`design/flow/run.sh`:
```
#!/bin/bash
# the make line also repeats each setting of config.mk as NAME=value (left out here)
make -C /OpenROAD-flow-scripts/flow DESIGN_CONFIG=/design/flow/config.mk WORK_HOME=/design/flow/orfs CLKGATE_MAP_FILE= finish
```
`design/flow/config.mk`:
```
export PLATFORM = sky130hd
export DESIGN_NAME = mipse
export DESIGN_NICKNAME = mipse
export VERILOG_FILES = /design/flow/design.v
export SDC_FILE = /design/flow/constraint.sdc
export NUM_CORES = 4
export LEC_CHECK = 0
export ABC_AREA = 0
export CAP_MARGIN = 5
export CELL_PAD_IN_SITES_DETAIL_PLACEMENT = 0
export CORE_ASPECT_RATIO = 0.62
export CORE_MARGIN = 2
export CORE_UTILIZATION = 72
export CTS_CLUSTER_DIAMETER = 360
export GPL_ROUTABILITY_DRIVEN = 1
export GPL_TIMING_DRIVEN = 1
export SETUP_SLACK_MARGIN = 3.47
export SLEW_MARGIN = 15
export TNS_END_PERCENT = 5
```
`design/flow/constraint.sdc`:
```
create_clock -name core_clock -period 16.1 [get_ports {clk}]
set_input_delay 3.2200 -clock core_clock [delete_from_list [all_inputs] [get_ports {clk}]]
set_output_delay 3.2200 -clock core_clock [all_outputs]
set_load 0.01 [all_outputs]
```
`design/flow/design.v`:
```
module alu (
  input [32-1:0] a, b, 
  input [6-1:0] s,
  output [32-1:0] y,
  output zero );
  assign y = s==6'b100000 ? a+b:
  			 s==6'b100010 ? a-b:
             s==6'b100100 ? a & b:
             s==6'b100101 ? a | b:
             s==6'b100110 ? a ^ b:
             s==6'b100111 ? ~ (a | b):
  			 s==6'b100001 ? a+b:
			 b;
  assign zero = (y == 32'b0);
endmodule
module rfile (
 input clk,
 input [5-1:0] a1, a2, a3,
 output [32-1:0] rd1, rd2,
 input [32-1:0] wd3,
 input we3);
	reg [32-1:0] rf[0:32-1];
	assign rd1 = |a1 == 0 ? 0: rf[a1];
	assign rd2 = |a2 == 0 ? 0: rf[a2];
	always @(posedge clk) 
		if(we3) rf[a3] <= wd3;
endmodule
module mipse(
input clk, rst_n,
input [32-1:0] instr,
input [32-1:0] readdata,
output reg [32-1:0] pc, 
output [32-1:0] aluresult,
output [32-1:0] writedata,
output memwrite);
wire [32-1:0] srca, srcb, result;
wire [6-1:0] opcode;
wire [5-1:0] shamt;
wire [6-1:0] func;
wire [5-1:0] rs, rd, rt, writereg;
wire [6-1:0] com;
wire [32-1:0] signimm;
wire [32-1:0] unsignimm;
wire [32-1:0] pcplus4;
wire regwrite;
wire sw_op, beq_op, bne_op, addi_op, lw_op, j_op, jal_op, jr_op, alu_op;
wire ori_op, lui_op;
wire slt_op, slti_op, sltiu_op;
wire zero;
wire addiu_op, sltu_op, bltz_op, bgez_op, blez_op, sll_op, movz_op, movz_en;
assign {opcode, rs, rt, rd, shamt, func} = instr;
assign signimm = {{16{instr[15]}},instr[15:0]};
assign unsignimm = {16'b0,instr[15:0]};
assign sw_op = (opcode == 6'b101011);
assign lw_op = (opcode == 6'b100011);
assign alu_op = (opcode == 6'b000000) & (func[5:3] == 3'b100);
assign addi_op = (opcode == 6'b001000);
assign addiu_op = (opcode == 6'b001001);
assign slti_op = (opcode == 6'b001010);
assign sltiu_op = (opcode == 6'b001011);
assign ori_op = (opcode == 6'b001101);
assign lui_op = (opcode == 6'b001111);
assign beq_op = (opcode == 6'b000100);
assign bne_op = (opcode == 6'b000101);
assign j_op = (opcode == 6'b000010);
assign jal_op = (opcode == 6'b000011);
assign jr_op = (opcode == 6'b000000) & (func == 6'b001000);
assign slt_op = (opcode == 6'b000000) & (func == 6'b101010);
assign sltu_op = (opcode == 6'b000000) & (func == 6'b101001);
assign memwrite = sw_op;
assign bltz_op = (opcode == 6'b000001) & (rt == 5'b00000);
assign bgez_op = (opcode == 6'b000001) & (rt == 5'b00001);
assign blez_op = (opcode == 6'b000110);
assign sll_op = (opcode == 6'b000000) & (func == 6'b000000);
assign movz_op = (opcode == 6'b000000) & (func == 6'b010000);
assign srcb = (addi_op | lw_op | sw_op | slti_op) ? signimm : 
				lui_op ? {instr[15:0], 16'b0}:
				(ori_op | addiu_op | sltiu_op) ? unsignimm : 
								writedata;
assign com = (addi_op | addiu_op | lw_op | sw_op) ? 6'b100000: 
			ori_op ? 6'b100101:
			lui_op ? 6'b000001:
			(beq_op | bne_op | slt_op | sltu_op | slti_op | sltiu_op ) ? 6'b100010: func;
assign movz_en = movz_op & (writedata == 0);
assign result = slt_op | sltu_op | slti_op | sltiu_op ? {31'b0,aluresult[31]} :
		movz_en ?  srca:
		sll_op ? (writedata << shamt) :
		jal_op ? pcplus4:
		lw_op  ? readdata :
		aluresult;
assign regwrite = lw_op | alu_op | addi_op | addiu_op | jal_op | slt_op | sltu_op | slti_op | sltiu_op | sll_op | movz_en | ori_op | lui_op;
assign writereg = jal_op ? 5'b11111: alu_op | slt_op | sltu_op | sll_op | movz_en ? rd : rt;
alu alu_1(.a(srca), .b(srcb), .s(com), .y(aluresult), .zero(zero));
rfile rfile_1(.clk(clk), .rd1(srca), .a1(rs), .rd2(writedata), .a2(rt), 
	.wd3(result), .a3(writereg), .we3(regwrite));
assign pcplus4 = pc+4;
always @(posedge clk or negedge rst_n) 
begin 
   if(!rst_n) pc <= 0;
   else if (j_op | jal_op) 
   	 pc	<= {pc[31:28],instr[25:0],2'b0};
   else if (jr_op) 
   	 pc	<= srca;
   else if ((beq_op & zero) | (bne_op & !zero))
     pc <= pcplus4 +{signimm[29:0],2'b0} ;
	else if ((bltz_op & (srca < 0)) | (blez_op & (srca <= 0)) | (bgez_op & (srca > 0)))
     pc <= pcplus4 +{signimm[29:0],2'b0} ;
   else 
     pc <= pcplus4;
end
endmodule
```
==> impl_metrics.sql, run 1 <==
-- generated from flow reports
INSERT INTO impl_metrics (metric_group, metric, value, unit) VALUES
('status', 'run_status', 'stopped before the end', ''),
('status', 'last_step_reached', 'global routing (5_1_grt)', ''),
('status', 'error_message', '[ERROR GRT-0116] Global routing finished with congestion. Check the congestion regions in the DRC Viewer.', ''),
('clock_network', 'clock-root-buffer', 'sky130_fd_sc_hd__clkbuf_16', ''),
('yosys', 'synth-seq-area-share', '51.6', '%'),
('yosys', 'synthDistinctLibCells', '112', ''),
('yosys', 'synthAoiAreaFrac', '11.4', '%'),
('clock_network', 'cts_buffer_depth', '3', ''),
('yosys', 'synth.ff_latch_count', '1056', ''),
('yosys', 'synth.avg_cell_area', '13.5', 'µm²'),
('yosys', 'top_cell', 'sky130_fd_sc_hd__edfxtp_1', ''),
('floorplanning', 'io_pins', '163', ''),
('global_routing', 'overflow', '190', ''),
('yosys', 'number_of_enable_flip_flop_cells', '1024', ''),
('clock_network', 'numClockSinks', '1056', ''),
('yosys', 'synth_adder_area_share', '1.81', '%'),
('floorplanning', 'die.size.y', '234', 'µm'),
('yosys', 'ys_top_logic_family', 'multiplexers', ''),
('place', 'place_hpwl', '198000', 'µm'),
('yosys', 'post_synth_most_frequent_cells', '1024 x sky130_fd_sc_hd__edfxtp_1, 431 x sky130_fd_sc_hd__mux4_2, 334 x sky130_fd_sc_hd__mux2i_1', ''),
('global_routing', 'global_route.usage.total', '80.0', '%'),
('yosys', 'synthesis.yosys.warnings', '2', ''),
('clock_network', 'cts.htree.levels', '3', ''),
('yosys', 'postSynth.asyncResetShare', '3.03', '%'),
('floorplanning', 'row_count', '84', ''),
('floorplanning', 'die_area', '87400', 'µm²'),
('yosys', 'syn_inst', '4546', ''),
('yosys', 'yosysChipArea', '61200', 'µm²'),
('yosys', 'synth.cell_area', '61200', 'µm²'),
('yosys', 'share_of_the_synthesized_area_in_the_top_cell_type', '50.3', '%'),
('clock_network', 'number_of_clock_buffers_inserted_by_tritoncts', '93', ''),
('clock_network', 'holdBufCountCts', '0', ''),
('yosys', 'area_leaders', 'sky130_fd_sc_hd__edfxtp_1 50%, sky130_fd_sc_hd__mux4_2 16%, sky130_fd_sc_hd__mux2i_1 5.5%, sky130_fd_sc_hd__nor2_1 1.8%, sky130_fd_sc_hd__ha_1 1.8%', ''),
('place', 'io_buffer_count', '162', ''),
('yosys', 'post_synth_mux_area_share', '22.3', '%'),
('place', 'placed_area', '64500', 'µm²'),
('yosys', 'post-synth-top-area-cell', 'sky130_fd_sc_hd__edfxtp_1', ''),
('floorplanning', 'core_area', '84500', 'µm²'),
('yosys', 'synthesis.nets', '4700', ''),
('yosys', 'synth.yosys.num_cells', '4546', ''),
('yosys', 'synthXorXnorAreaFrac', '1.53', '%'),
('floorplanning', 'initial_utilization', '72.4', '%'),
('yosys', 'ys_sh_simple', '8.03', '%'),
('yosys', 'dominant_flop_cell', 'sky130_fd_sc_hd__edfxtp_1', ''),
('place', 'globalplace.congestion', '1.12', ''),
('floorplanning', 'floorplan.die.width', '374', 'µm');
-- per-stage QoR --
stage	utilization [%]	cells	total power, mW	setup slack, ps	hold WS (ps)
CTS	80.4	5878	7.99	3120	581
global placement	76.4	5702	5.62	1940	537
floorplan	-	4546	4.72	3500	553
detailed placement	76.4	5702	5.69	1910	565
-- per-layer routing --
| metal | GRT overflow | track usage [%] |
|---|---|---|
| met3 | 4 | 72.9 |
| met2 | 83 | 90.7 |
| met1 | 9 | 83.3 |
| met4 | 89 | 68.2 |
| met5 | 5 | 47.7 |
-- timing repair --
item | CTS
setup buffers | 7
cloned | 4
endpoints found under the setup margin | 28
pin swaps | 3
hold endpoints to repair | 0
resized | 69
==> run 2, diff against run 1 <==
Settings changed: ABC_AREA 0 to 1, CELL_PAD_IN_SITES_DETAIL_PLACEMENT 0 to 1, CELL_PAD_IN_SITES_GLOBAL_PLACEMENT set to 1, CORE_UTILIZATION 72 to 63, CTS_CLUSTER_SIZE set to 53, GPL_TIMING_DRIVEN 1 to 0, MAX_ROUTING_LAYER set to met5, MIN_ROUTING_LAYER set to met2, PLACE_DENSITY_LB_ADDON set to 0.03, SETUP_SLACK_MARGIN 3.47 to -0.57, TNS_END_PERCENT 5 to 55.
Clock period 16.1 ns to 12.3 ns, I/O delays scaled along.
==> impl_metrics.sql, run 2 <==
-- generated from flow reports
INSERT INTO impl_metrics (metric_group, metric, value, unit) VALUES
('floorplanning', 'die.size.y', '261', 'µm'),
('yosys', 'synthXorXnorAreaFrac', '0.810', '%'),
('yosys', 'ys_sh_simple', '26.3', '%'),
('yosys', 'synth.yosys.num_cells', '8559', ''),
('floorplanning', 'initial_utilization', '63.4', '%'),
('yosys', 'number_of_enable_flip_flop_cells', '1024', ''),
('yosys', 'post-synth-top-area-cell', 'sky130_fd_sc_hd__edfxtp_1', ''),
('floorplanning', 'core_area', '106000', 'µm²'),
('status', 'error_message', '[ERROR FLW-0024] Place density exceeds 1.0 (current PLACE_DENSITY_LB_ADDON =  0.03). Please check if the value of  PLACE_DENSITY_LB_ADDON is between 0 and 0.99.', ''),
('yosys', 'postSynth.asyncResetShare', '3.03', '%'),
('yosys', 'post_synth_mux_area_share', '0.134', '%'),
('yosys', 'synthesis.yosys.warnings', '2', ''),
('yosys', 'synth-seq-area-share', '47.1', '%'),
('yosys', 'yosysChipArea', '67000', 'µm²'),
('yosys', 'synth_adder_area_share', '1.65', '%'),
('yosys', 'syn_inst', '8559', ''),
('floorplanning', 'die_area', '109000', 'µm²'),
('yosys', 'synth.ff_latch_count', '1056', ''),
('yosys', 'ys_top_logic_family', 'simple AND/OR/NAND/NOR gates', ''),
('yosys', 'synthesis.nets', '8713', ''),
('yosys', 'share_of_the_synthesized_area_in_the_top_cell_type', '45.9', '%'),
('yosys', 'area_leaders', 'sky130_fd_sc_hd__edfxtp_1 46%, sky130_fd_sc_hd__nand2_1 14%, sky130_fd_sc_hd__o21ai_0 6.6%, sky130_fd_sc_hd__nand3_1 5.2%, sky130_fd_sc_hd__nor2_1 4.5%', ''),
('floorplanning', 'floorplan.die.width', '418', 'µm'),
('yosys', 'synth.cell_area', '67000', 'µm²'),
('yosys', 'synthDistinctLibCells', '71', ''),
('yosys', 'synthAoiAreaFrac', '15.5', '%'),
('yosys', 'synth.avg_cell_area', '7.83', 'µm²'),
('status', 'last_step_reached', 'global placement without I/O (3_1_place_gp_skip_io)', ''),
('yosys', 'post_synth_most_frequent_cells', '2455 x sky130_fd_sc_hd__nand2_1, 1024 x sky130_fd_sc_hd__edfxtp_1, 888 x sky130_fd_sc_hd__o21ai_0', ''),
('floorplanning', 'row_count', '94', ''),
('status', 'run_status', 'stopped before the end', ''),
('yosys', 'dominant_flop_cell', 'sky130_fd_sc_hd__edfxtp_1', ''),
('yosys', 'top_cell', 'sky130_fd_sc_hd__nand2_1', '');
==> run 3, diff against run 2 <==
Settings changed: ABC_AREA 1 to not set, CAP_MARGIN 5 to 20, CELL_PAD_IN_SITES_DETAIL_PLACEMENT 1 to not set, CELL_PAD_IN_SITES_GLOBAL_PLACEMENT 1 to not set, CORE_ASPECT_RATIO 0.62 to not set, CORE_UTILIZATION 63 to 68, CTS_CLUSTER_DIAMETER 360 to not set, CTS_CLUSTER_SIZE 53 to 51, GPL_ROUTABILITY_DRIVEN 1 to not set, GPL_TIMING_DRIVEN 0 to not set, HOLD_SLACK_MARGIN set to 0.29, MAX_ROUTING_LAYER met5 to not set, MIN_ROUTING_LAYER met2 to not set, PLACE_DENSITY_LB_ADDON 0.03 to not set, SETUP_SLACK_MARGIN -0.57 to not set, SLEW_MARGIN 15 to 20, TNS_END_PERCENT 55 to not set.
Clock period 12.3 ns to 7.27 ns, I/O delays scaled along.
==> impl_metrics.sql, run 3 <==
-- generated from flow reports
INSERT INTO impl_metrics (metric_group, metric, value, unit) VALUES
('status', 'run_status', 'stopped before the end', ''),
('status', 'last_step_reached', 'global routing (5_1_grt)', ''),
('status', 'error_message', '[ERROR GRT-0116] Global routing finished with congestion. Check the congestion regions in the DRC Viewer.', ''),
('yosys', 'synth-seq-area-share', '51.6', '%'),
('global_routing', 'overflow', '4763', ''),
('clock_network', 'number_of_clock_buffers_inserted_by_tritoncts', '102', ''),
('yosys', 'synthXorXnorAreaFrac', '1.53', '%'),
('place', 'globalplace.congestion', '1.23', ''),
('floorplanning', 'floorplan.die.width', '304', 'µm'),
('yosys', 'post_synth_most_frequent_cells', '1024 x sky130_fd_sc_hd__edfxtp_1, 431 x sky130_fd_sc_hd__mux4_2, 334 x sky130_fd_sc_hd__mux2i_1', ''),
('place', 'place_hpwl', '224000', 'µm'),
('yosys', 'number_of_enable_flip_flop_cells', '1024', ''),
('floorplanning', 'die.size.y', '304', 'µm'),
('yosys', 'post-synth-top-area-cell', 'sky130_fd_sc_hd__edfxtp_1', ''),
('yosys', 'synthAoiAreaFrac', '11.4', '%'),
('yosys', 'syn_inst', '4546', ''),
('clock_network', 'cts_buffer_depth', '3', ''),
('yosys', 'synthesis.yosys.warnings', '2', ''),
('yosys', 'area_leaders', 'sky130_fd_sc_hd__edfxtp_1 50%, sky130_fd_sc_hd__mux4_2 16%, sky130_fd_sc_hd__mux2i_1 5.5%, sky130_fd_sc_hd__nor2_1 1.8%, sky130_fd_sc_hd__ha_1 1.8%', ''),
('yosys', 'synth.ff_latch_count', '1056', ''),
('yosys', 'share_of_the_synthesized_area_in_the_top_cell_type', '50.3', '%'),
('clock_network', 'cts.htree.levels', '3', ''),
('clock_network', 'holdBufCountCts', '0', ''),
('yosys', 'synth.avg_cell_area', '13.5', 'µm²'),
('yosys', 'ys_top_logic_family', 'multiplexers', ''),
('floorplanning', 'initial_utilization', '68.3', '%'),
('yosys', 'yosysChipArea', '61200', 'µm²'),
('place', 'io_buffer_count', '162', ''),
('floorplanning', 'die_area', '92400', 'µm²'),
('yosys', 'post_synth_mux_area_share', '22.3', '%'),
('yosys', 'top_cell', 'sky130_fd_sc_hd__edfxtp_1', ''),
('floorplanning', 'io_pins', '163', ''),
('yosys', 'synthesis.nets', '4700', ''),
('yosys', 'ys_sh_simple', '8.03', '%'),
('place', 'placement.setup.worst_slack', '-1450', 'ps'),
('yosys', 'synth_adder_area_share', '1.81', '%'),
('yosys', 'postSynth.asyncResetShare', '3.03', '%'),
('place', 'dpl.cell_count', '6663', ''),
('place', 'placed_area', '73200', 'µm²'),
('yosys', 'synth.yosys.num_cells', '4546', ''),
('floorplanning', 'core_area', '89600', 'µm²'),
('floorplanning', 'row_count', '110', ''),
('clock_network', 'clock-root-buffer', 'sky130_fd_sc_hd__clkbuf_16', ''),
('yosys', 'dominant_flop_cell', 'sky130_fd_sc_hd__edfxtp_1', ''),
('yosys', 'synthDistinctLibCells', '112', ''),
('clock_network', 'numClockSinks', '1056', ''),
('global_routing', 'global_route.usage.total', '99.5', '%'),
('yosys', 'synth.cell_area', '61200', 'µm²');
## run 3: what timing repair did
| action | CTS |
|---|---|
| setup endpoints to repair | 511 |
| pin swaps | 115 |
| setup buffers | 89 |
| cloned | 21 |
| resized | 501 |
## run 3: through the flow
step,hold slack [ps],TNS (ps)
CTS,572,-12760
floorplan,553,-128340
detailed placement,558,-506940
global placement,544,-370720
## run 3: routing by layer
metal,GRT overflow,GRT usage (%)
met1,368,94.4
met2,2746,112
met3,457,92.0
met4,1129,101
met5,63,78.9
==> run 4, diff against run 3 <==
Settings changed: ABC_AREA set to 1, CAP_MARGIN 20 to 5, CELL_PAD_IN_SITES_DETAIL_PLACEMENT set to 1, CELL_PAD_IN_SITES_GLOBAL_PLACEMENT set to 1, CORE_ASPECT_RATIO set to 0.62, CORE_UTILIZATION 68 to 63, CTS_CLUSTER_DIAMETER set to 360, CTS_CLUSTER_SIZE 51 to 53, GPL_ROUTABILITY_DRIVEN set to 0, GPL_TIMING_DRIVEN set to 0, HOLD_SLACK_MARGIN 0.29 to 0.22, MAX_ROUTING_LAYER set to met5, MIN_ROUTING_LAYER set to met2, PLACE_DENSITY_LB_ADDON set to 0.03, SETUP_SLACK_MARGIN set to -0.57, SLEW_MARGIN 20 to 15, TNS_END_PERCENT set to 55.
Clock period 7.27 ns to 11.6 ns, I/O delays scaled along.
==> impl_metrics.sql, run 4 <==
-- generated from flow reports
INSERT INTO impl_metrics (metric_group, metric, value, unit) VALUES
('status', 'run_status', 'stopped before the end', ''),
('status', 'last_step_reached', 'global placement without I/O (3_1_place_gp_skip_io)', ''),
('status', 'error_message', '[ERROR FLW-0024] Place density exceeds 1.0 (current PLACE_DENSITY_LB_ADDON =  0.03). Please check if the value of  PLACE_DENSITY_LB_ADDON is between 0 and 0.99.', ''),
('yosys', 'synth_adder_area_share', '1.65', '%'),
('floorplanning', 'die.size.y', '261', 'µm'),
('yosys', 'synthDistinctLibCells', '71', ''),
('floorplanning', 'die_area', '109000', 'µm²'),
('yosys', 'syn_inst', '8559', ''),
('yosys', 'ys_top_logic_family', 'simple AND/OR/NAND/NOR gates', ''),
('yosys', 'dominant_flop_cell', 'sky130_fd_sc_hd__edfxtp_1', ''),
('yosys', 'post_synth_most_frequent_cells', '2455 x sky130_fd_sc_hd__nand2_1, 1024 x sky130_fd_sc_hd__edfxtp_1, 888 x sky130_fd_sc_hd__o21ai_0', ''),
('floorplanning', 'initial_utilization', '63.4', '%'),
('yosys', 'number_of_enable_flip_flop_cells', '1024', ''),
('yosys', 'synth.yosys.num_cells', '8559', ''),
('yosys', 'post-synth-top-area-cell', 'sky130_fd_sc_hd__edfxtp_1', ''),
('yosys', 'share_of_the_synthesized_area_in_the_top_cell_type', '45.9', '%'),
('yosys', 'synthesis.nets', '8713', ''),
('yosys', 'synth.ff_latch_count', '1056', ''),
('yosys', 'synth.avg_cell_area', '7.83', 'µm²'),
('yosys', 'post_synth_mux_area_share', '0.134', '%'),
('yosys', 'synthXorXnorAreaFrac', '0.810', '%'),
('yosys', 'area_leaders', 'sky130_fd_sc_hd__edfxtp_1 46%, sky130_fd_sc_hd__nand2_1 14%, sky130_fd_sc_hd__o21ai_0 6.6%, sky130_fd_sc_hd__nand3_1 5.2%, sky130_fd_sc_hd__nor2_1 4.5%', ''),
('yosys', 'synthesis.yosys.warnings', '2', ''),
('yosys', 'synth-seq-area-share', '47.1', '%'),
('yosys', 'postSynth.asyncResetShare', '3.03', '%'),
('floorplanning', 'core_area', '106000', 'µm²'),
('floorplanning', 'floorplan.die.width', '418', 'µm'),
('floorplanning', 'row_count', '94', ''),
('yosys', 'synth.cell_area', '67000', 'µm²'),
('yosys', 'yosysChipArea', '67000', 'µm²'),
('yosys', 'top_cell', 'sky130_fd_sc_hd__nand2_1', ''),
('yosys', 'synthAoiAreaFrac', '15.5', '%'),
('yosys', 'ys_sh_simple', '26.3', '%');
==> run 5, diff against run 4 <==
Settings changed: ABC_AREA 1 to 0, CAP_MARGIN 5 to 35, CELL_PAD_IN_SITES_DETAIL_PLACEMENT 1 to not set, CELL_PAD_IN_SITES_GLOBAL_PLACEMENT 1 to 3, CORE_ASPECT_RATIO 0.62 to 1.85, CORE_UTILIZATION 63 to 67, CTS_CLUSTER_DIAMETER 360 to not set, CTS_CLUSTER_SIZE 53 to not set, GPL_ROUTABILITY_DRIVEN 0 to not set, HOLD_SLACK_MARGIN 0.22 to not set, MAX_ROUTING_LAYER met5 to not set, PLACE_DENSITY_LB_ADDON 0.03 to 0.2, SETUP_SLACK_MARGIN -0.57 to not set, SLEW_MARGIN 15 to 20, TNS_END_PERCENT 55 to not set.
Clock period 11.6 ns to 6.24 ns, I/O delays scaled along.
==> impl_metrics.sql, run 5 <==
-- generated from flow reports
INSERT INTO impl_metrics (metric_group, metric, value, unit) VALUES
('status', 'run_status', 'stopped before the end', ''),
('status', 'last_step_reached', 'global placement without I/O (3_1_place_gp_skip_io)', ''),
('status', 'error_message', '[ERROR FLW-0024] Place density exceeds 1.0 (current PLACE_DENSITY_LB_ADDON =  0.2). Please check if the value of  PLACE_DENSITY_LB_ADDON is between 0 and 0.99.', ''),
('yosys', 'synth_adder_area_share', '1.81', '%'),
('floorplanning', 'die.size.y', '415', 'µm'),
('yosys', 'synth.avg_cell_area', '13.5', 'µm²'),
('floorplanning', 'die_area', '93900', 'µm²'),
('yosys', 'postSynth.asyncResetShare', '3.03', '%'),
('yosys', 'syn_inst', '4546', ''),
('yosys', 'post-synth-top-area-cell', 'sky130_fd_sc_hd__edfxtp_1', ''),
('yosys', 'synthDistinctLibCells', '112', ''),
('yosys', 'area_leaders', 'sky130_fd_sc_hd__edfxtp_1 50%, sky130_fd_sc_hd__mux4_2 16%, sky130_fd_sc_hd__mux2i_1 5.5%, sky130_fd_sc_hd__nor2_1 1.8%, sky130_fd_sc_hd__ha_1 1.8%', ''),
('yosys', 'synthesis.yosys.warnings', '2', ''),
('yosys', 'synth-seq-area-share', '51.6', '%'),
('yosys', 'synth.cell_area', '61200', 'µm²'),
('yosys', 'synth.ff_latch_count', '1056', ''),
('yosys', 'synthAoiAreaFrac', '11.4', '%'),
('floorplanning', 'initial_utilization', '67.6', '%'),
('yosys', 'synthesis.nets', '4700', ''),
('yosys', 'share_of_the_synthesized_area_in_the_top_cell_type', '50.3', '%'),
('floorplanning', 'floorplan.die.width', '226', 'µm'),
('yosys', 'yosysChipArea', '61200', 'µm²'),
('yosys', 'ys_top_logic_family', 'multiplexers', ''),
('yosys', 'number_of_enable_flip_flop_cells', '1024', ''),
('yosys', 'synth.yosys.num_cells', '4546', ''),
('yosys', 'dominant_flop_cell', 'sky130_fd_sc_hd__edfxtp_1', ''),
('yosys', 'top_cell', 'sky130_fd_sc_hd__edfxtp_1', ''),
('yosys', 'synthXorXnorAreaFrac', '1.53', '%'),
('floorplanning', 'row_count', '150', ''),
('floorplanning', 'core_area', '90500', 'µm²'),
('yosys', 'post_synth_most_frequent_cells', '1024 x sky130_fd_sc_hd__edfxtp_1, 431 x sky130_fd_sc_hd__mux4_2, 334 x sky130_fd_sc_hd__mux2i_1', ''),
('yosys', 'ys_sh_simple', '8.03', '%'),
('yosys', 'post_synth_mux_area_share', '22.3', '%');
==> run 6, diff against run 5 <==
Settings changed: ABC_AREA 0 to 1, CAP_MARGIN 35 to 40, CELL_PAD_IN_SITES_GLOBAL_PLACEMENT 3 to not set, CORE_ASPECT_RATIO 1.85 to not set, CORE_UTILIZATION 67 to 30, CTS_CLUSTER_DIAMETER set to 44, GPL_TIMING_DRIVEN 0 to not set, MAX_ROUTING_LAYER set to met4, MIN_ROUTING_LAYER met2 to not set, PLACE_DENSITY_LB_ADDON 0.2 to not set, SLEW_MARGIN 20 to 5.
Clock period 6.24 ns to 12.6 ns, I/O delays scaled along.
==> impl_metrics.sql, run 6 <==
-- flow metrics import
INSERT INTO impl_metrics (metric_group, metric, value, unit) VALUES
('yosys', 'ys_top_logic_family', 'simple AND/OR/NAND/NOR gates', ''),
('power_and_ir_drop', 'clock_power', '4.26', 'mW'),
('power_and_ir_drop', 'power_switching_share', '35.3', '%'),
('power_and_ir_drop', 'clkPwrFrac', '36.4', '%'),
('hold_path', 'hold-path-cell-count', '2', ''),
('yosys', 'top_cell', 'sky130_fd_sc_hd__nand2_1', ''),
('yosys', 'post_synth_mux_area_share', '0.134', '%'),
('route', 'wirelength', '324000', 'µm'),
('floorplanning', 'row_count', '173', ''),
('setup_path', 'reg2reg_setup_slack', '5590', 'ps'),
('clock_network', 'number_of_instances_resized_during_post_cts_repair', '0', ''),
('route', 'drt_pre_antenna_iters', '9', ''),
('yosys', 'synthDistinctLibCells', '71', ''),
('clock_network', 'holdBufCountCts', '0', ''),
('place', 'dpl.cell_count', '11444', ''),
('yosys', 'syn_inst', '8559', ''),
('place', 'io_buffer_count', '162', ''),
('final_timing', 'final-hold-violation-count', '0', ''),
('place', 'place_hpwl', '214000', 'µm'),
('setup_path', 'criticalPathCategory', 'in -> out', ''),
('yosys', 'number_of_enable_flip_flop_cells', '1024', ''),
('global_routing', 'first_pass_grt_wire_length', '453000', 'µm'),
('floorplanning', 'core_area', '222000', 'µm²'),
('route', 'route.vias.total', '67354', ''),
('yosys', 'synth.cell_area', '67000', 'µm²'),
('power_and_ir_drop', 'worst_ir_drop_vdd', '0.138', 'mV'),
('clock_network', 'clkLatencyLatePin', '810', 'ps'),
('clock_network', 'tritoncts', 'done', ''),
('final_timing', 'final.period_utilization', '92.9', '%'),
('clock_network', 'cts.htree.levels', '4', ''),
('final_timing', 'period_needed', '11700', 'ps'),
('flow_run', 'drv.max_cap_violation_count', '0', ''),
('setup_path', 'worst_path_dominant_cell_family', 'simple AND/OR/NAND/NOR gates', ''),
('setup_path', 'cp-startpoint', 'instr[16]', ''),
('clock_network', 'number_of_clock_buffers_inserted_by_tritoncts', '151', ''),
('yosys', 'synthAoiAreaFrac', '15.5', '%'),
('final_timing', 'timing.final.ws_setup', '900', 'ps'),
('setup_path', 'ff2ff_path_depth', '35', ''),
('setup_path', 'cp.buffers_inverters', '7', ''),
('power_and_ir_drop', 'comb_cell_power', '3.23', 'mW'),
('final_timing', 'finalSetupViolations', '0', ''),
('power_and_ir_drop', 'power_of_the_sequential_group', '4.21', 'mW'),
('yosys', 'postSynth.asyncResetShare', '3.03', '%'),
('global_routing', 'grt_pass1_vias', '62120', ''),
('floorplanning', 'die_area', '227000', 'µm²'),
('yosys', 'post-synth-top-area-cell', 'sky130_fd_sc_hd__edfxtp_1', ''),
('setup_path', 'critPathLaunchType', 'primary input', ''),
('cells_and_area', 'num-nets-final', '8779', ''),
('power_and_ir_drop', 'top_power_group', 'the clock network', ''),
('power_and_ir_drop', 'internal-power', '7.57', 'mW'),
('route', 'avgRoutedWirePerCell', '27.6', 'µm'),
('power_and_ir_drop', 'p_sw', '4.13', 'mW'),
('place', 'placement.setup.worst_slack', '1250', 'ps'),
('yosys', 'synthesis.yosys.warnings', '2', ''),
('yosys', 'area_leaders', 'sky130_fd_sc_hd__edfxtp_1 46%, sky130_fd_sc_hd__nand2_1 14%, sky130_fd_sc_hd__o21ai_0 6.6%, sky130_fd_sc_hd__nand3_1 5.2%, sky130_fd_sc_hd__nor2_1 4.5%', ''),
('power_and_ir_drop', 'power.total', '11.7', 'mW'),
('global_routing', 'global_route.usage.total', '28.0', '%'),
('hold_path', 'holdCritPathClass', 'reg -> reg', ''),
('floorplanning', 'floorplan.die.width', '477', 'µm'),
('power_and_ir_drop', 'pwr-share-seq', '36.0', '%'),
('route', 'postRouteAntennaNets', '0', ''),
('setup_path', 'crit-reg2reg-launch', 'rfile_1.rf[28][0]', ''),
('place', 'globalplace.congestion', '1.03', ''),
('setup_path', 'critical_path_cell_count', '32', ''),
('yosys', 'synthesis.nets', '8713', ''),
('final_timing', 'maxSlewHeadroom', '32.4', '%'),
('hold_path', 'worstHoldStart', 'pc[1]', ''),
('floorplanning', 'io_pins', '163', ''),
('global_routing', 'antenna_found_initial', '11', ''),
('final_timing', 'setup_repair_after_global_routing_missed_its_margin', 'no', ''),
('yosys', 'yosysChipArea', '67000', 'µm²'),
('power_and_ir_drop', 'leak_pwr', '31.0', 'nW'),
('clock_network', 'cts_buffer_depth', '3', ''),
('cells_and_area', 'fillers', '22870', ''),
('global_routing', 'overflow', '0', ''),
('final_timing', 'fin_tns_setup', '0', 'ps'),
('place', 'placed_area', '72800', 'µm²'),
('cells_and_area', 'area_growth', '16.2', '%'),
('floorplanning', 'initial_utilization', '30.2', '%'),
('route', 'first_iter_violations', '10512', ''),
('clock_network', 'post-cts-setup-buffer-count', '0', ''),
('status', 'run_status', 'no timing/DRC/antenna violations', ''),
('yosys', 'synthXorXnorAreaFrac', '0.810', '%'),
('final_timing', 'tightest_slew', '1000', 'ps'),
('setup_path', 'cp_slowest_stage_delay', '530', 'ps'),
('final_timing', 'setup_clock_skew_after_layout', '75.7', 'ps'),
('route', 'route.detailed.vias_per_inst', '5.74', ''),
('yosys', 'synth_adder_area_share', '1.65', '%'),
('power_and_ir_drop', 'share_comb_of_total_power', '27.6', '%'),
('setup_path', 'critPathCaptureType', 'output port', ''),
('flow_run', 'warnings', '63', ''),
('cells_and_area', 'final_cell_area', '77900', 'µm²'),
('setup_path', 'endpoint', 'aluresult[27]', ''),
('yosys', 'ys_sh_simple', '26.3', '%'),
('yosys', 'synth-seq-area-share', '47.1', '%'),
('clock_network', 'numClockSinks', '1056', ''),
('clock_network', 'clock-root-buffer', 'sky130_fd_sc_hd__clkbuf_16', ''),
('cells_and_area', 'finish.cell_count_without_fillers', '11732', ''),
('yosys', 'dominant_flop_cell', 'sky130_fd_sc_hd__edfxtp_1', ''),
('final_timing', 'clock.fmax', '0.0855', 'GHz'),
('final_timing', 'final_max_tran_viols', '0', ''),
('global_routing', 'grt_start_max_net_pins', '175', ''),
('setup_path', 'worstPathArrival', '9180', 'ps'),
('yosys', 'synth.yosys.num_cells', '8559', ''),
('yosys', 'synth.ff_latch_count', '1056', ''),
('setup_path', 'crit_required', '10080', 'ps'),
('floorplanning', 'die.size.y', '477', 'µm'),
('route', 'drc_errors', '0', ''),
('setup_path', 'worst_r2r_endpoint', 'rfile_1.rf[4][20]', ''),
('power_and_ir_drop', 'power.density_cell_area', '150', 'nW/µm²'),
('yosys', 'synth.avg_cell_area', '7.83', 'µm²'),
('setup_path', 'worst_path_most_repeated_cell', 'sky130_fd_sc_hd__nand2_1', ''),
('yosys', 'share_of_the_synthesized_area_in_the_top_cell_type', '45.9', '%'),
('clock_network', 'cts.clk_slew.worst_paths', '50', 'ps'),
('setup_path', 'critical_path.slowest_cell', 'sky130_fd_sc_hd__clkdlybuf4s50_1', ''),
('yosys', 'post_synth_most_frequent_cells', '2455 x sky130_fd_sc_hd__nand2_1, 1024 x sky130_fd_sc_hd__edfxtp_1, 888 x sky130_fd_sc_hd__o21ai_0', ''),
('setup_path', 'timing.critical_path.fanout_max', '60', ''),
('hold_path', 'min_delay_worst_endpoint', 'pc[1]', '');
## run 6: metal layers
| metal | track usage, % | vias up | part of all wire [%] |
|---|---|---|---|
| li1 | - | 29233 | - |
| met1 | 35.0 | 32158 | 38 |
| met2 | 41.1 | 4893 | 43 |
| met3 | 6.43 | 1070 | 12 |
| met4 | 17.2 | 0 | 7.2 |
| met5 | - | - | 0 |
## run 6: area by class of cell
class | instances | area, µm² | area share, %
Antenna cell | 9 | 22.5 | 0.0289
Multi-Input combinational cell | 6235 | 30300 | 38.9
Clock buffer | 172 | 3880 | 4.98
Clock inverter | 104 | 1160 | 1.49
Timing Repair Buffer | 442 | 4400 | 5.65
Tap cell | 2975 | 3720 | 4.78
Sequential cell | 1056 | 31600 | 40.5
Inverter | 739 | 2820 | 3.62
## run 6: stage by stage
| stage | hold WS, ps | utilization (%) |
|---|---|---|
| final | 593 | 35.1 |
| after floorplan | 532 | - |
| after global placement | 568 | 32.6 |
| after CTS | 587 | 35.0 |
| after detailed placement | 562 | 32.8 |
| after global routing | 630 | 35.1 |
==> run 7, diff against run 6 <==
Settings changed: ABC_AREA 1 to not set, CORE_ASPECT_RATIO set to 0.76, CORE_UTILIZATION 30 to 40, CTS_CLUSTER_DIAMETER 44 to not set, GPL_ROUTABILITY_DRIVEN set to 1, MAX_ROUTING_LAYER met4 to met5, PLACE_DENSITY_LB_ADDON set to 0.19, SETUP_SLACK_MARGIN set to -0.36, SLEW_MARGIN 5 to 25, TNS_END_PERCENT set to 50.
Clock period 12.6 ns to 12.3 ns, I/O delays scaled along.
==> impl_metrics.sql, run 7 <==
-- flow metrics import
INSERT INTO impl_metrics (metric_group, metric, value, unit) VALUES
('yosys', 'dominant_flop_cell', 'sky130_fd_sc_hd__edfxtp_1', ''),
('yosys', 'synth_adder_area_share', '1.81', '%'),
('clock_network', 'clkLatencyLatePin', '780', 'ps'),
('place', 'io_buffer_count', '162', ''),
('setup_path', 'endpoint', 'aluresult[18]', ''),
('setup_path', 'cp_slowest_stage_delay', '920', 'ps'),
('cells_and_area', 'logic_area', '28100', 'µm²'),
('yosys', 'share_of_the_synthesized_area_in_the_top_cell_type', '50.3', '%'),
('setup_path', 'worstPathArrival', '9440', 'ps'),
('cells_and_area', 'seqCellArea', '31600', 'µm²'),
('route', 'drt_pre_antenna_iters', '6', ''),
('yosys', 'ys_sh_simple', '8.03', '%'),
('clock_network', 'number_of_instances_resized_during_post_cts_repair', '0', ''),
('power_and_ir_drop', 'power.density_cell_area', '152', 'nW/µm²'),
('route', 'route.detailed.vias_per_inst', '6.82', ''),
('power_and_ir_drop', 'power_switching_share', '33.8', '%'),
('final_timing', 'finalSetupViolations', '0', ''),
('setup_path', 'critical_path.slowest_cell', 'sky130_fd_sc_hd__clkdlybuf4s50_1', ''),
('setup_path', 'critical_path_cell_count', '19', ''),
('final_timing', 'final.period_utilization', '96.7', '%'),
('yosys', 'synthDistinctLibCells', '112', ''),
('final_timing', 'maxSlewHeadroom', '34.5', '%'),
('hold_path', 'worstHoldStart', 'pc[30]', ''),
('cells_and_area', 'area_growth', '16.0', '%'),
('cells_and_area', 'final_cell_area', '71000', 'µm²'),
('yosys', 'yosysChipArea', '61200', 'µm²'),
('clock_network', 'clock-root-buffer', 'sky130_fd_sc_hd__clkbuf_16', ''),
('yosys', 'synth.ff_latch_count', '1056', ''),
('setup_path', 'critPathLaunchType', 'primary input', ''),
('yosys', 'postSynth.asyncResetShare', '3.03', '%'),
('clock_network', 'post-cts-setup-buffer-count', '0', ''),
('route', 'wirelength', '267000', 'µm'),
('setup_path', 'timing.critical_path.fanout_max', '20', ''),
('route', 'first_iter_violations', '8058', ''),
('final_timing', 'setup_repair_after_global_routing_missed_its_margin', 'no', ''),
('final_timing', 'fin_tns_setup', '0', 'ps'),
('setup_path', 'cp.buffers_inverters', '2', ''),
('clock_network', 'holdBufCountCts', '0', ''),
('setup_path', 'ff2ff_path_depth', '29', ''),
('global_routing', 'grt_start_max_net_pins', '65', ''),
('floorplanning', 'row_count', '125', ''),
('cells_and_area', 'num-nets-final', '5043', ''),
('floorplanning', 'die.size.y', '345', 'µm'),
('status', 'run_status', 'no timing/DRC/antenna violations', ''),
('flow_run', 'drv.max_cap_violation_count', '0', ''),
('yosys', 'synth.cell_area', '61200', 'µm²'),
('global_routing', 'first_pass_grt_wire_length', '364000', 'µm'),
('hold_path', 'min_delay_worst_endpoint', 'pc[30]', ''),
('yosys', 'post_synth_most_frequent_cells', '1024 x sky130_fd_sc_hd__edfxtp_1, 431 x sky130_fd_sc_hd__mux4_2, 334 x sky130_fd_sc_hd__mux2i_1', ''),
('hold_path', 'holdCritPathClass', 'reg -> reg', ''),
('yosys', 'ys_top_logic_family', 'multiplexers', ''),
('global_routing', 'antenna_found_initial', '21', ''),
('power_and_ir_drop', 'comb_cell_power', '3.23', 'mW'),
('yosys', 'synth.avg_cell_area', '13.5', 'µm²'),
('setup_path', 'crit-reg2reg-launch', 'rfile_1.rf[29][0]', ''),
('power_and_ir_drop', 'clock_power', '3.21', 'mW'),
('route', 'avgRoutedWirePerCell', '38.1', 'µm'),
('setup_path', 'worst_path_dominant_cell_family', 'AND-OR/OR-AND gates', ''),
('flow_run', 'warnings', '50', ''),
('yosys', 'synthesis.nets', '4700', ''),
('power_and_ir_drop', 'leak_pwr', '24.3', 'nW'),
('clock_network', 'cts.htree.levels', '3', ''),
('route', 'drc_errors', '0', ''),
('clock_network', 'numClockSinks', '1056', ''),
('floorplanning', 'io_pins', '163', ''),
('power_and_ir_drop', 'share_comb_of_total_power', '29.9', '%'),
('setup_path', 'worst_r2r_endpoint', 'pc[10]', ''),
('final_timing', 'clock.fmax', '0.0840', 'GHz'),
('yosys', 'top_cell', 'sky130_fd_sc_hd__edfxtp_1', ''),
('final_timing', 'tightest_slew', '983', 'ps'),
('floorplanning', 'die_area', '156000', 'µm²');
==> run 7: cell type report <==
type	count	area share, %
antenna	3	0.0106
clock buffer	123	3.80
clock inverter	75	0.887
inverter	129	0.684
multi-input combinational	3053	39.5
sequential	1056	44.4
tap	2032	3.58
timing repair buffer	544	7.07
==> run 7: routing by layer <==
layer	up-vias	part of all wire, %	track usage [%]
li1	19066	-	-
met1	24452	40	47.7
met2	3676	42	47.8
met3	642	14	10.5
met4	26	4.6	13.0
met5	-	0.069	0
==> run 7: through the flow <==
step	cells	power, mW	hold slack (ps)	utilization, %
6_report	7015	10.8	580	46.6
5_1_grt	7012	11.2	611	46.6
4_1_cts	7005	10.7	575	46.5
2_1_floorplan	4546	6.18	553	-
3_5_place_dp	6807	7.57	554	44.3
3_3_place_gp	6784	7.56	554	44.1
Power and IR drop assume default switching activity.
